==> run D: inputs <==
// sample_dsp
module sample_dsp(
	input         clk_20M,
	input         rst_n,
	input         WR,
	input         RD,
	input         CS0,
	input  [7:0]  DSP_Add,
	input  [15:0] DSP_Data_in,
	output [15:0] DSP_Data_out,
	output        DSP_Data_oe,
	input  [6:0]  chAn,
	input  [6:0]  chBn,
	input  [15:0] data_in,
	input         busy0,
	output [3:0]  LED,
	output        cs0_n,
	output        cs1_n,
	output        convst,
	output        enc_rst
);
==> flow/config.mk <==
export PLATFORM = sky130hd
export DESIGN_NAME = sample_dsp
export DESIGN_NICKNAME = sample_dsp
export VERILOG_FILES = /design/flow/design.v
export SDC_FILE = /design/flow/constraint.sdc
export NUM_CORES = 4
export LEC_CHECK = 0
export ABC_AREA = 1
export CAP_MARGIN = 20
export CORE_ASPECT_RATIO = 0.5
export CORE_MARGIN = 2
export CORE_UTILIZATION = 72
export CTS_CLUSTER_DIAMETER = 399
export CTS_CLUSTER_SIZE = 100
export HOLD_SLACK_MARGIN = 0.29
export PLACE_DENSITY = 0.39
export SETUP_SLACK_MARGIN = 0.67
export SLEW_MARGIN = 20
==> flow/constraint.sdc <==
create_clock -name core_clock -period 2.26 [get_ports {clk_20M}]
set_input_delay 0.4520 -clock core_clock [delete_from_list [all_inputs] [get_ports {clk_20M}]]
set_output_delay 0.4520 -clock core_clock [all_outputs]
set_load 0.01 [all_outputs]
run.sh (not shown) runs the stock make flow with config.mk's settings and CLKGATE_MAP_FILE=.
==> inputs of run C, as changes to run D <==
- ABC_AREA: 1 -> default
- CELL_PAD_IN_SITES_DETAIL_PLACEMENT: default -> 1
- CORE_ASPECT_RATIO: 0.5 -> default
- CORE_UTILIZATION: 72 -> 64
- CTS_CLUSTER_DIAMETER: 399 -> default
- CTS_CLUSTER_SIZE: 100 -> default
- GPL_TIMING_DRIVEN: default -> 0
- HOLD_SLACK_MARGIN: 0.29 -> default
- PLACE_DENSITY: 0.39 -> default
- SETUP_SLACK_MARGIN: 0.67 -> default
- SLEW_MARGIN: 20 -> 30
==> flow/constraint.sdc (replaced) <==
create_clock -name core_clock -period 5.0 [get_ports {clk_20M}]
set_input_delay 1.0000 -clock core_clock [delete_from_list [all_inputs] [get_ports {clk_20M}]]
set_output_delay 1.0000 -clock core_clock [all_outputs]
set_load 0.01 [all_outputs]
==> summary of the runs <==
Between run C and run D, the lower synthesized cell count is in run C (gap about 32%, measured against run D).
Run C failed in global routing with GRT-0232. Run D stopped in global routing on GRT-0232.
Between run D and run C, the lower area after synthesis is in run C (gap about 2.5%, measured against run C).
Against run C, the die area of run D is smaller by 8.6%.


==> inputs of raven <==
sample_dsp again, from the RTL that the note above started with.
Settings: LEC_CHECK=0, CAP_MARGIN=20, CELL_PAD_IN_SITES_DETAIL_PLACEMENT=1, CORE_MARGIN=3, CORE_UTILIZATION=55, CTS_CLUSTER_DIAMETER=349, GPL_ROUTABILITY_DRIVEN=0, GPL_TIMING_DRIVEN=0, MAX_ROUTING_LAYER=met4, SLEW_MARGIN=15; clock period 5.0 ns.
==> onyx: changes against raven <==
- CELL_PAD_IN_SITES_DETAIL_PLACEMENT: 1 -> default
- CORE_MARGIN: 3 -> 2
- CORE_UTILIZATION: 55 -> 25
- CTS_CLUSTER_DIAMETER: 349 -> default
- GPL_ROUTABILITY_DRIVEN: 0 -> default
- GPL_TIMING_DRIVEN: 0 -> default
- MAX_ROUTING_LAYER: met4 -> default
- SLEW_MARGIN: 15 -> 20
==> flow/constraint.sdc (replaced) <==
create_clock -name core_clock -period 4.43 [get_ports {clk_20M}]
set_input_delay 0.8860 -clock core_clock [delete_from_list [all_inputs] [get_ports {clk_20M}]]
set_output_delay 0.8860 -clock core_clock [all_outputs]
set_load 0.01 [all_outputs]
==> impl_metrics.tcl <==
# yosys + openroad results
set metrics [dict create \
    status "timing/DRC/antenna clean" \
    die_w_um 353.0 \
    finalClockSkew_ns 0.02475 \
    p_comb_share_pct 16.9 \
    grt_pass1_vias 21425 \
    critical_path_buf_inv_count 1 \
    num_rows 128 \
    fin_cells 4478 \
    worstSetupPathType "register to register" \
    fp_util_pct 25.09 \
    die_height_um 353.0 \
    antennaDiodeCount 3 \
    comb_area_share_pct 41.28 \
    finalCriticalPeriod_ns 3.992 \
    met2WireLength_um 38370 \
]
The numbers above come from onyx.

==> impl_metrics.tcl <==
# yosys + openroad results
set metrics [dict create \
    status "timing/DRC/antenna clean" \
    fin_cells 3679 \
    p_comb_share_pct 18.1 \
    grt_pass1_vias 25540 \
    antennaDiodeCount 0 \
    worstSetupPathType "input pin to register" \
    die_w_um 241.3 \
    comb_area_share_pct 42.41 \
    finalClockSkew_ns 0.02802 \
    fp_util_pct 56.04 \
    num_rows 85 \
]
The numbers above come from raven.



==> inputs of build 81 <==
Starting RTL as in the previous note.
make LEC_CHECK=0 ABC_AREA=1 CAP_MARGIN=10 CELL_PAD_IN_SITES_DETAIL_PLACEMENT=2 CELL_PAD_IN_SITES_GLOBAL_PLACEMENT=1 CORE_ASPECT_RATIO=1.82 CORE_MARGIN=5 CORE_UTILIZATION=50 CTS_CLUSTER_SIZE=36 GPL_ROUTABILITY_DRIVEN=1 GPL_TIMING_DRIVEN=0 HOLD_SLACK_MARGIN=0.26 MAX_ROUTING_LAYER=met4 PLACE_DENSITY_LB_ADDON=0.11 SLEW_MARGIN=25 TNS_END_PERCENT=70 finish   # period 7.88 ns
==> trial 2 (differences from build 81) <==
- ABC_AREA: 1 -> default
- CAP_MARGIN: 10 -> 20
- CELL_PAD_IN_SITES_DETAIL_PLACEMENT: 2 -> default
- CELL_PAD_IN_SITES_GLOBAL_PLACEMENT: 1 -> 2
- CORE_ASPECT_RATIO: 1.82 -> default
- CORE_MARGIN: 5 -> 6
- CORE_UTILIZATION: 50 -> 40
- CTS_CLUSTER_SIZE: 36 -> 80
- GPL_ROUTABILITY_DRIVEN: 1 -> default
- GPL_TIMING_DRIVEN: 0 -> default
- HOLD_SLACK_MARGIN: 0.26 -> default
- MAX_ROUTING_LAYER: met4 -> default
- PLACE_DENSITY_LB_ADDON: 0.11 -> 0.03
- SLEW_MARGIN: 25 -> 20
- TNS_END_PERCENT: 70 -> default
==> flow/constraint.sdc (replaced) <==
create_clock -name core_clock -period 5.0 [get_ports {clk_20M}]
set_input_delay 1.0000 -clock core_clock [delete_from_list [all_inputs] [get_ports {clk_20M}]]
set_output_delay 1.0000 -clock core_clock [all_outputs]
set_load 0.01 [all_outputs]
==> build 59 (differences from build 81) <==
- ABC_AREA: 1 -> default
- CAP_MARGIN: 10 -> 20
- CELL_PAD_IN_SITES_DETAIL_PLACEMENT: 2 -> default
- CELL_PAD_IN_SITES_GLOBAL_PLACEMENT: 1 -> default
- CORE_ASPECT_RATIO: 1.82 -> default
- CORE_MARGIN: 5 -> 2
- CORE_UTILIZATION: 50 -> 72
- CTS_CLUSTER_DIAMETER: default -> 394
- CTS_CLUSTER_SIZE: 36 -> 99
- GPL_ROUTABILITY_DRIVEN: 1 -> default
- GPL_TIMING_DRIVEN: 0 -> default
- HOLD_SLACK_MARGIN: 0.26 -> default
- MAX_ROUTING_LAYER: met4 -> default
- PLACE_DENSITY_LB_ADDON: 0.11 -> default
- SLEW_MARGIN: 25 -> 20
- TNS_END_PERCENT: 70 -> default
==> flow/constraint.sdc (replaced) <==
create_clock -name core_clock -period 2.1 [get_ports {clk_20M}]
set_input_delay 0.4200 -clock core_clock [delete_from_list [all_inputs] [get_ports {clk_20M}]]
set_output_delay 0.4200 -clock core_clock [all_outputs]
set_load 0.01 [all_outputs]
==> qor.txt <==
top cells by count - 589 x dfrtp_1, 401 x mux2_2, 298 x nand2_1, 139 x o21ai_0, 108 x clkbuf_1
Die Width - 288 um
Core ar. - 0.0748 mm^2
Basic Gates by Area - 0.0931
Max-area cell share - 0.484
Die Area - 0.0829 mm^2
post-synth area from yosys stat - 0.0305 mm^2
Synth cell types - 76
Nets at Floorplan - 2900
Post-Syn Area - 0.0305 mm^2
xor+xnor area frac - 0.0322
ys cells - 2726
fp util - 0.407
status - finished clean
The numbers above come from trial 2.

==> qor.txt <==
Die Area - 0.0440 mm^2
fp util - 0.728
Post-Syn Area - 0.0305 mm^2
post-synth area from yosys stat - 0.0305 mm^2
Die Width - 210 um
Core ar. - 0.0419 mm^2
Basic Gates by Area - 0.0931
top cells by count - 589 x dfrtp_1, 401 x mux2_2, 298 x nand2_1, 139 x o21ai_0, 108 x clkbuf_1
Max-area cell share - 0.484
status - did not finish
Synth cell types - 76
tool error - [ERROR GRT-0232] Routing congestion too high. Check the congestion heatmap in the GUI.
ys cells - 2726
last stage reached - global routing (5_1_grt)
The numbers above come from build 59.

==> qor.txt <==
top cells by count - 1171 x nand2_1, 589 x dfrtp_1, 497 x nand3_1, 418 x o21ai_0, 333 x nor2_1
last stage reached - detailed placement (3_5_place_dp)
xor+xnor area frac - 0.0213
Max-area cell share - 0.472
tool error - [ERROR DPL-0033] detailed placement checks failed during check placement.
post-synth area from yosys stat - 0.0312 mm^2
status - did not finish
fp util - 0.504
Basic Gates by Area - 0.277
Post-Syn Area - 0.0312 mm^2
Nets at Floorplan - 4180
Die Width - 195 um
ys cells - 4006
The numbers above come from build 81.



==> inputs of v23 <==
Starting RTL as in the previous note.
==> flow/config.mk <==
export PLATFORM = sky130hd
export DESIGN_NAME = sample_dsp
export DESIGN_NICKNAME = sample_dsp
export VERILOG_FILES = /design/flow/design.v
export SDC_FILE = /design/flow/constraint.sdc
export NUM_CORES = 4
export LEC_CHECK = 0
export ABC_AREA = 1
export CAP_MARGIN = 20
export CELL_PAD_IN_SITES_GLOBAL_PLACEMENT = 0
export CORE_MARGIN = 2
export CORE_UTILIZATION = 72
export CTS_CLUSTER_DIAMETER = 346
export GPL_ROUTABILITY_DRIVEN = 0
export GPL_TIMING_DRIVEN = 1
export PLACE_DENSITY_LB_ADDON = 0.11
export SETUP_SLACK_MARGIN = -0.14
export SLEW_MARGIN = 20
export TNS_END_PERCENT = 70
==> flow/constraint.sdc <==
create_clock -name core_clock -period 2.46 [get_ports {clk_20M}]
set_input_delay 0.4920 -clock core_clock [delete_from_list [all_inputs] [get_ports {clk_20M}]]
set_output_delay 0.4920 -clock core_clock [all_outputs]
set_load 0.01 [all_outputs]
==> inputs of v8, as changes to v23 <==
ABC_AREA = not set   (was 1)
CORE_UTILIZATION = 60   (was 72)
CTS_CLUSTER_DIAMETER = not set   (was 346)
GPL_ROUTABILITY_DRIVEN = 1   (was 0)
PLACE_DENSITY = 0.6   (was not set)
PLACE_DENSITY_LB_ADDON = not set   (was 0.11)
SETUP_SLACK_MARGIN = -0.35   (was -0.14)
==> flow/constraint.sdc (replaced) <==
create_clock -name core_clock -period 4.58 [get_ports {clk_20M}]
set_input_delay 0.9160 -clock core_clock [delete_from_list [all_inputs] [get_ports {clk_20M}]]
set_output_delay 0.9160 -clock core_clock [all_outputs]
set_load 0.01 [all_outputs]
==> comparison <==
v8 finished clean. v23 completed and failed the layout checks on negative setup slack.
Against v23, the synthesized cell count of v8 is lower by about 32%.
Hold slack: v23 is lower than v8 (0.0092 ns).
Against v23, the sequential power of v8 is smaller by 47%.
In sequential cell count, v8 and v23 do not differ.
Against v8, the via count of v23 is larger by about 30%.
==> figures <==
| metric | v8 | v23 |
|---|---|---|
| Status | finished clean | complete, but fails checks |
| Reasons for failing layout checks | - | negative setup slack |
| Setup Viol. Count Final | 0 | 4 |
| Highest net fanout along the worst path | 14 | 5 |
| Switch share | 26.3% | 29.8% |
| Clock buffer instance count of the final layout | 88 | 80 |
| Max-slew headroom at the worst pin | 19.7% | 46.7% |
| Internal | 11.2 mW | 19.3 mW |
| Worst endpoint required time | 5.12 ns | 3.02 ns |
| Number of distinct standard cells referenced by the synthesized netlist | 76 | 41 |
| Number of standard cells after synthesis | 2,726 | 4,006 |
| GR Layer Usage met3 | 5.52% | 6.68% |
Power figures rest on the tool's default switching activity, not on a simulated workload.
